## quartz
Design top, start of the top module:
module top(clk, rst, start,i, socin1
  ,socin2
  ,socin3
  ,socin4,
  socout1
  ,socout2
  ,socout3
  ,socout4
  ,outReady);
For scale: ~2000 cells after synthesis, ~390 flip-flops, about 0.020 mm² of cells after synthesis.
Settings: LEC_CHECK=0, CAP_MARGIN=20, CORE_MARGIN=3, CORE_UTILIZATION=45, GPL_ROUTABILITY_DRIVEN=0, MAX_ROUTING_LAYER=met5, PLACE_DENSITY=0.73, SETUP_SLACK_MARGIN=0.97, SLEW_MARGIN=20, TNS_END_PERCENT=75; clock period 5.59 ns.
run.sh (not shown) runs the stock make flow with config.mk's settings and CLKGATE_MAP_FILE=.
quartz did not stop at any stage, and its layout met the timing, design-rule and antenna checks.
[inputs] xenon vs quartz
- GPL_ROUTABILITY_DRIVEN: 0 -> unset
- CTS_CLUSTER_SIZE: unset -> 24
- CORE_MARGIN: 3 -> 2
- CORE_UTILIZATION: 45 -> 72
- PLACE_DENSITY: 0.73 -> unset
- SETUP_SLACK_MARGIN: 0.97 -> unset
- TNS_END_PERCENT: 75 -> unset
- MAX_ROUTING_LAYER: met5 -> unset
- the clock period (ns, I/O delays scaled along): 5.59 -> 3.89
Notes after the runs:
To summarise xenon: no stage aborted, but the layout did not pass its checks, failing on setup timing. xenon vs quartz: wire length up. Biggest cell delay along the critical path is lower on xenon. [compare] base=quartz new=xenon: combinational power share increased 4.0 points; total power after layout increased 56%; clock-pin slew of the registers on the worst-case setup and hold paths essentially unchanged. Compared to quartz, xenon shows a narrower setup margin. Going from quartz to xenon, final area grew slightly. xenon vs quartz — non-clock buffer count climbed by more than 100%. Against quartz, xenon reports a first-pass GRT wire length that is higher.

Starting RTL as in the previous note.
==> flow/design.v (excerpt) <==
module top(clk, rst, start,i, socin1
  ,socin2
  ,socin3
  ,socin4,
  socout1
  ,socout2
  ,socout3
  ,socout4
  ,outReady);
  input i;
  input start;
  input clk;
  input rst;
  input socin1;
  input socin2;
  input socin3;
  input socin4;
  output socout1;
  output socout2;
  output socout3;
  output socout4;
  output outReady;
wire loadOut1
  ,loadOut2
  ,loadOut3
  ,loadOut4
  ,shft
  ,clrCount1
  ,loadDivide1
  ,loadDivide2
  ,loadMultiply
  ,divideDone1
  ,divideDone2
  ,multiplyDone
  ,ngtv
  ,loaded
  ,outDone;
  wire [1:0] sel2;
  CONTROLPATH z0 (
   loadOut1
  ,loadOut2
  ,loadOut3
  ,loadOut4
  ,shft
  ,clrCount1
  ,sel2
  ,loadDivide1
  ,loadDivide2
  ,loadMultiply
  ,divideDone1
  ,divideDone2
  ,multiplyDone
  ,ngtv
  ,loaded
  ,start
  ,clk
  ,rst
  ,outDone
);
 DATAPATH z1 (
   i
  ,clk
  ,rst
  ,socin1
  ,socin2
  ,socin3
  ,socin4
  ,shft
  ,loadOut1
  ,loadOut2
  ,loadOut3
  ,loadOut4
  ,clrCount1
  ,sel2
  ,loadDivide1
  ,loadDivide2
  ,loadMultiply
  ,socout1
  ,socout2
  ,socout3
  ,socout4
  ,divideDone1
  ,divideDone2
  ,multiplyDone
  ,outDone
  ,outReady
  ,loaded
  ,ngtv
);
endmodule
clock: 5.0 ns
lec_check: 0
cap_margin: 20
core_aspect_ratio: 0.73
core_margin: 2
core_utilization: 48
cts_cluster_diameter: 381
gpl_routability_driven: 0
gpl_timing_driven: 0
place_density: 0.6
slew_margin: 20
The starting point completed without violations.
Edit:
==> flow/config.mk (replaced) <==
export PLATFORM = sky130hd
export DESIGN_NAME = top
export DESIGN_NICKNAME = top
export VERILOG_FILES = /design/flow/design.v
export SDC_FILE = /design/flow/constraint.sdc
export NUM_CORES = 4
export LEC_CHECK = 0
export CAP_MARGIN = 20
export CORE_MARGIN = 2
export CORE_UTILIZATION = 65
export PLACE_DENSITY = 0.6
export SLEW_MARGIN = 20
==> flow/constraint.sdc (replaced) <==
create_clock -name core_clock -period 2.67 [get_ports {clk}]
set_input_delay 0.5340 -clock core_clock [delete_from_list [all_inputs] [get_ports {clk}]]
set_output_delay 0.5340 -clock core_clock [all_outputs]
set_load 0.01 [all_outputs]
The changed run reached the layout checks and failed them: setup timing.
Die size falls by 26%.
Routed wire length falls by 0.94%.
Count of clock-buffer cells in the layout falls by 7.
Synthesized cell count is unchanged.
Final area rises by 6.2%.
Total power rises by 120%.
Edit:
--- a/flow/config.mk
+++ b/flow/config.mk
@@ -6,7 +6,11 @@
 export NUM_CORES = 4
 export LEC_CHECK = 0
+export ABC_AREA = 1
 export CAP_MARGIN = 20
 export CORE_MARGIN = 2
-export CORE_UTILIZATION = 65
-export PLACE_DENSITY = 0.6
+export CORE_UTILIZATION = 72
+export CTS_CLUSTER_DIAMETER = 355
+export CTS_CLUSTER_SIZE = 24
+export PLACE_DENSITY_LB_ADDON = 0.17
+export SETUP_SLACK_MARGIN = 0.78
 export SLEW_MARGIN = 20
=> Now the flow aborted during global routing (5_1_grt) with GRT-0232. Die size went down by 6.3%. Synthesized area grows by 3.6%. Synthesized cell count grows by about 30%.
Edit:
--- a/flow/config.mk
+++ b/flow/config.mk
@@ -10,7 +10,6 @@
 export CORE_MARGIN = 2
 export CORE_UTILIZATION = 72
-export CTS_CLUSTER_DIAMETER = 355
-export CTS_CLUSTER_SIZE = 24
-export PLACE_DENSITY_LB_ADDON = 0.17
-export SETUP_SLACK_MARGIN = 0.78
+export CTS_CLUSTER_DIAMETER = 53
+export CTS_CLUSTER_SIZE = 13
+export PLACE_DENSITY_LB_ADDON = 0.2
 export SLEW_MARGIN = 20
==> flow/constraint.sdc (replaced) <==
create_clock -name core_clock -period 3.41 [get_ports {clk}]
set_input_delay 0.6820 -clock core_clock [delete_from_list [all_inputs] [get_ports {clk}]]
set_output_delay 0.6820 -clock core_clock [all_outputs]
set_load 0.01 [all_outputs]
This time the run completed and failed the layout checks on setup timing. Die size is unchanged. Synthesized area stays the same. Synthesized cell count stays the same.
Power figures rest on the tool's default switching activity, not on a simulated workload.
